== v6 ==
// conv_mac_unit
module conv_mac_unit (
	input wire aclk,
	input wire aresetn,
	input wire aclken,
	input wire[1:0] calfmt,
	input wire[8*16-1:0] mac_in_ftm,
	input wire[8*16-1:0] mac_in_wgt,
	input wire mac_in_ftm_masked,
	input wire[1:0] mac_in_info_along,
	input wire mac_in_valid,
	output wire[7:0] mac_out_exp,
	output wire[39:0] mac_out_frac,
	output wire[1:0] mac_out_info_along,
	output wire mac_out_valid
);
Settings: LEC_CHECK=0, ABC_AREA=1, CAP_MARGIN=15, CELL_PAD_IN_SITES_DETAIL_PLACEMENT=2, CORE_MARGIN=5, CORE_UTILIZATION=15, GPL_ROUTABILITY_DRIVEN=1, HOLD_SLACK_MARGIN=0.17, MAX_ROUTING_LAYER=met4, MIN_ROUTING_LAYER=met2, PLACE_DENSITY_LB_ADDON=0.2, SLEW_MARGIN=20, TNS_END_PERCENT=60; clock period 7.75 ns.
run.sh (not shown) runs the stock make flow with config.mk's settings and CLKGATE_MAP_FILE=.
## Diff of input files: v7 against v6
Settings: HOLD_SLACK_MARGIN removed (was 0.17); CORE_UTILIZATION changed from 15 to 57; MIN_ROUTING_LAYER removed (was met2); PLACE_DENSITY_LB_ADDON removed (was 0.2); ABC_AREA removed (was 1); GPL_ROUTABILITY_DRIVEN removed (was 1); CELL_PAD_IN_SITES_DETAIL_PLACEMENT removed (was 2); TNS_END_PERCENT removed (was 60); MAX_ROUTING_LAYER removed (was met4); CAP_MARGIN changed from 15 to 20; CORE_MARGIN changed from 5 to 2; the clock period (ns, I/O delays scaled along) changed from 7.75 to 4.27.
[summary]
The final reports for v7 and v6 show number of clock buffer instances in the layout lower in the former. Relative to v6, the multi-input logic cell count measured on v7 has decreased by more than 10%. Summary across v7 and v6: the single failing run is v7. v7: all stages done; final checks FAILED (setup timing). v7 vs v6 — sequential share of layout area dropped 0.19 points. Compared with v6, v7 shows number of gates resized after CTS higher by 924. For the initial standard-cell utilization of the core, v7 came in 42 points higher than v6 did. Of the two values seen for capturing instance or port of the critical path, mul_blk[6].mul_u.mul_res[30] was produced by v7 and mul_blk[2].mul_u.mul_res[29] by v6.

---

Starting RTL as in the previous note.
clock: 5.49 ns
lec_check: 0
cap_margin: 20
core_margin: 2
core_utilization: 70
setup_slack_margin: -0.32
slew_margin: 20
The first run completed, yet does not pass: setup timing.
Next try:
- CORE_UTILIZATION: 70 -> 40
- SETUP_SLACK_MARGIN: -0.32 -> default
- clock period: 5.49 -> 6.84 ns (I/O delays scaled with it)
After rerunning: The changed run finished clean. Wire length goes down by 14%. Synthesized area does not change. Worst setup slack gains 1.4 ns. Core utilization goes down by 39 points. Clock-buffer cell count goes up by 21. Hold slack gains 0.011 ns. Fmax goes up by 0.92%.
Next try:
- CORE_UTILIZATION: 40 -> 23
- clock period: 6.84 -> 10.7 ns (I/O delays scaled with it)
Wire length came out higher by 6.3%.
Cell area increases by 0.98%.
Count of clock-buffer cells in the layout goes down by 3.
Next try:
- ABC_AREA: default -> 1
- CORE_UTILIZATION: 23 -> 61
- clock period: 10.7 -> 5.98 ns (I/O delays scaled with it)
=>
- first-iteration DRC count rises by 31%
- count of clock-buffer cells in the layout rose by 5
- worst hold slack gets worse by 0.068 ns
- area after synthesis grows by 4.6%
- critical path depth rises by 14
- final area goes up by 3.3%
- non-clock buffer count climbs by 671
Next try:
- ABC_AREA: 1 -> default
- CORE_UTILIZATION: 61 -> 65
- clock period: 5.98 -> 3.99 ns (I/O delays scaled with it)
Result: The changed run completed, yet does not pass: setup timing; cell area rose by about 5.5%; die area fell by about 10%; register-to-register slack gets worse by 3.1 ns.

---

conv_mac_unit again, from the RTL that the note above started with.
export LEC_CHECK = 0
export CAP_MARGIN = 40
export CORE_MARGIN = 2
export CORE_UTILIZATION = 72
export CTS_CLUSTER_SIZE = 25
export HOLD_SLACK_MARGIN = -0.09
export MAX_ROUTING_LAYER = met4
export SETUP_SLACK_MARGIN = 0.51
export SLEW_MARGIN = 10
export TNS_END_PERCENT = 60
create_clock -name core_clock -period 3.88 [get_ports {aclk}]
The first run stopped in global routing (GRT-0232).
Next try:
CAP_MARGIN = 20   (was 40)
CORE_UTILIZATION = 40   (was 72)
CTS_CLUSTER_SIZE = unset   (was 25)
HOLD_SLACK_MARGIN = unset   (was -0.09)
MAX_ROUTING_LAYER = unset   (was met4)
SETUP_SLACK_MARGIN = unset   (was 0.51)
SLEW_MARGIN = 20   (was 10)
TNS_END_PERCENT = unset   (was 60)
clock period = 7.0 ns   (was 3.88 ns; I/O delays follow)
Result: Now the flow completed without violations; synthesized cell count does not change; synthesized area is unchanged; die area went up by well over a third.

---

Setup of run 1:
conv_mac_unit again, from the RTL that the note above started with.
make LEC_CHECK=0 CAP_MARGIN=20 CORE_MARGIN=2 CORE_UTILIZATION=40 GPL_TIMING_DRIVEN=0 SETUP_SLACK_MARGIN=0.05 SLEW_MARGIN=20 finish   # period 7.0 ns
Inputs modified between run 1 and run 2:
Settings: putting HOLD_SLACK_MARGIN at 0.01 where nothing was set; putting CELL_PAD_IN_SITES_GLOBAL_PLACEMENT at 1 where nothing was set; swapping 20 for 5 in CAP_MARGIN; putting GPL_ROUTABILITY_DRIVEN at 0 where nothing was set; swapping 20 for 10 in SLEW_MARGIN; putting CTS_CLUSTER_SIZE at 33 where nothing was set.
Findings:
Taking run 1 as the reference point, the number of signal-net buffers in the layout of run 2 rises by 3.9%. Between run 1 and run 2, the difference in sequential share of layout area is negligible. From run 2 to run 1, residual antenna-violating net count after detailed routing did not move at all. Run 2 | stages: all done | timing, DRC, antenna: all pass. The final layout from run 1, which completed every stage, passed the timing, design-rule and antenna checks at the end of the flow. In the metrics for run 1 and run 2, the one carrying the lower highest fanout seen on the critical path is run 2.
### run 2 -> run 3
Settings: GPL_TIMING_DRIVEN removed (was 0); CAP_MARGIN changed from 5 to 20; SLEW_MARGIN changed from 10 to 20; HOLD_SLACK_MARGIN removed (was 0.01); CTS_CLUSTER_SIZE removed (was 33); SETUP_SLACK_MARGIN changed from 0.05 to 0.93; GPL_ROUTABILITY_DRIVEN removed (was 0); CELL_PAD_IN_SITES_GLOBAL_PLACEMENT removed (was 1); the clock period (ns, I/O delays scaled along) changed from 7.0 to 6.84.
Results
- Diff run 2..run 3 | chip width | unchanged
- The run with more setup slack is run 3; run 2 has less.
- | tightest slew margin relative to the limit | higher: run 3 |
- Comparing the two runs side by side, run 3 comes out behind run 2 on cell area after layout.
- Summary: number of vias in the routed layout, run 3 better than run 2
- Wire length of the first global-routing pass (higher): run 2
- In terms of share of final layout cell area taken by clock buffers and inverters, run 2 and run 3 differ only marginally.
For run 4, these inputs were changed with respect to run 3:
Settings: SETUP_SLACK_MARGIN: 0.93 -> unset; CORE_UTILIZATION: 40 -> 67; the clock period (ns, I/O delays scaled along): 6.84 -> 4.71.
==> results <==
Run 4 -> stages 100% | layout checks FAIL | setup timing
Fraction of area in registers | run 4 below run 3
Measured against each other, run 4 and run 3 differ in number of nets in the final layout, the higher figure coming from run 4.
Compared with run 3, run 4 instantiates a smaller number of standard cells.
In run 4, worst setup margin is lower than in run 3.
mac_cell_u.mul_op_a_arr_d1[7][11] as the timing startpoint of the critical path was reported by run 3, and mac_cell_u.mul_op_a_arr_d1[0][8] by run 4.
Looking at final standard cell area without fillers, run 4 sits 5.3% above run 3.
The inputs of run 5 differ from those of run 4 as listed below.
Settings: swapping 67 for 53 in CORE_UTILIZATION; swapping 4.71 for 6.58 in the clock period (ns, I/O delays scaled along).
Results
- Of run 4 and run 5, just one finished clean: run 5.
- Going from run 4 to run 5, global-route wire length before repair shrinks by 8.1%.
- The run showing the smaller buffer levels on the longest clock path is run 4.
- Changes observed in run 5 relative to run 4: post-route clock period utilization fell by 47 points; depth of the most critical reg-to-reg path fell by 3; via count fell 19400; setup slack of the critical path after layout went up by 2.25 ns.
- In the reports for run 5 and run 4, the larger non-clock buffer count in the final layout belongs to run 4.

---

## north
conv_mac_unit again, from the RTL that the note above started with.
## conv_mac_unit
module conv_mac_unit (
	input wire aclk,
	input wire aresetn,
	input wire aclken,
	input wire[1:0] calfmt,
	input wire[8*16-1:0] mac_in_ftm,
	input wire[8*16-1:0] mac_in_wgt,
	input wire mac_in_ftm_masked,
	input wire[1:0] mac_in_info_along,
	input wire mac_in_valid,
	output wire[7:0] mac_out_exp,
	output wire[39:0] mac_out_frac,
	output wire[1:0] mac_out_info_along,
	output wire mac_out_valid
);
clock: 4.27 ns
lec_check: 0
abc_area: 1
cap_margin: 20
core_margin: 2
core_utilization: 62
cts_cluster_diameter: 346
slew_margin: 20
The layout from north, despite a flow that completed every stage, fails the layout checks, with the failing checks listed as negative setup slack.
Here is what was changed in the inputs of south compared with north.
# north
export LEC_CHECK = 0
export ABC_AREA = 1
export CAP_MARGIN = 20
export CORE_MARGIN = 2
export CORE_UTILIZATION = 62
export CTS_CLUSTER_DIAMETER = 346
export SLEW_MARGIN = 20
create_clock -name core_clock -period 4.27 [get_ports {aclk}]
# south
export LEC_CHECK = 0
export CAP_MARGIN = 20
export CORE_MARGIN = 2
export CORE_UTILIZATION = 10
export SLEW_MARGIN = 20
create_clock -name core_clock -period 8.2 [get_ports {aclk}]
Results
To summarise north: no stage aborted, but the layout did not pass its checks, failing on negative setup slack.
south completed end to end with timing, DRC and antenna clean.
Looking at endpoint of the worst setup timing path, the mul_blk[4].mul_u.mul_res[31] result is from south; the mul_blk[5].mul_u.mul_res[21] one comes from north.
[compare] base=north new=south: final number of setup-violating endpoints lower, share of the core filled by cells before placement lower, count of clock-buffer cells in the layout lower.
The lower global-route usage of north and south is in south.
Utilization was lower in the run labelled south.
Across both runs, required time of the critical path was higher for south than for north.
Of the two values seen for launch point of the critical path, mac_cell_u.mul_op_b_arr_d1[4][1] was produced by south and mac_cell_u.mul_op_a_arr_d1[5][12] by north.
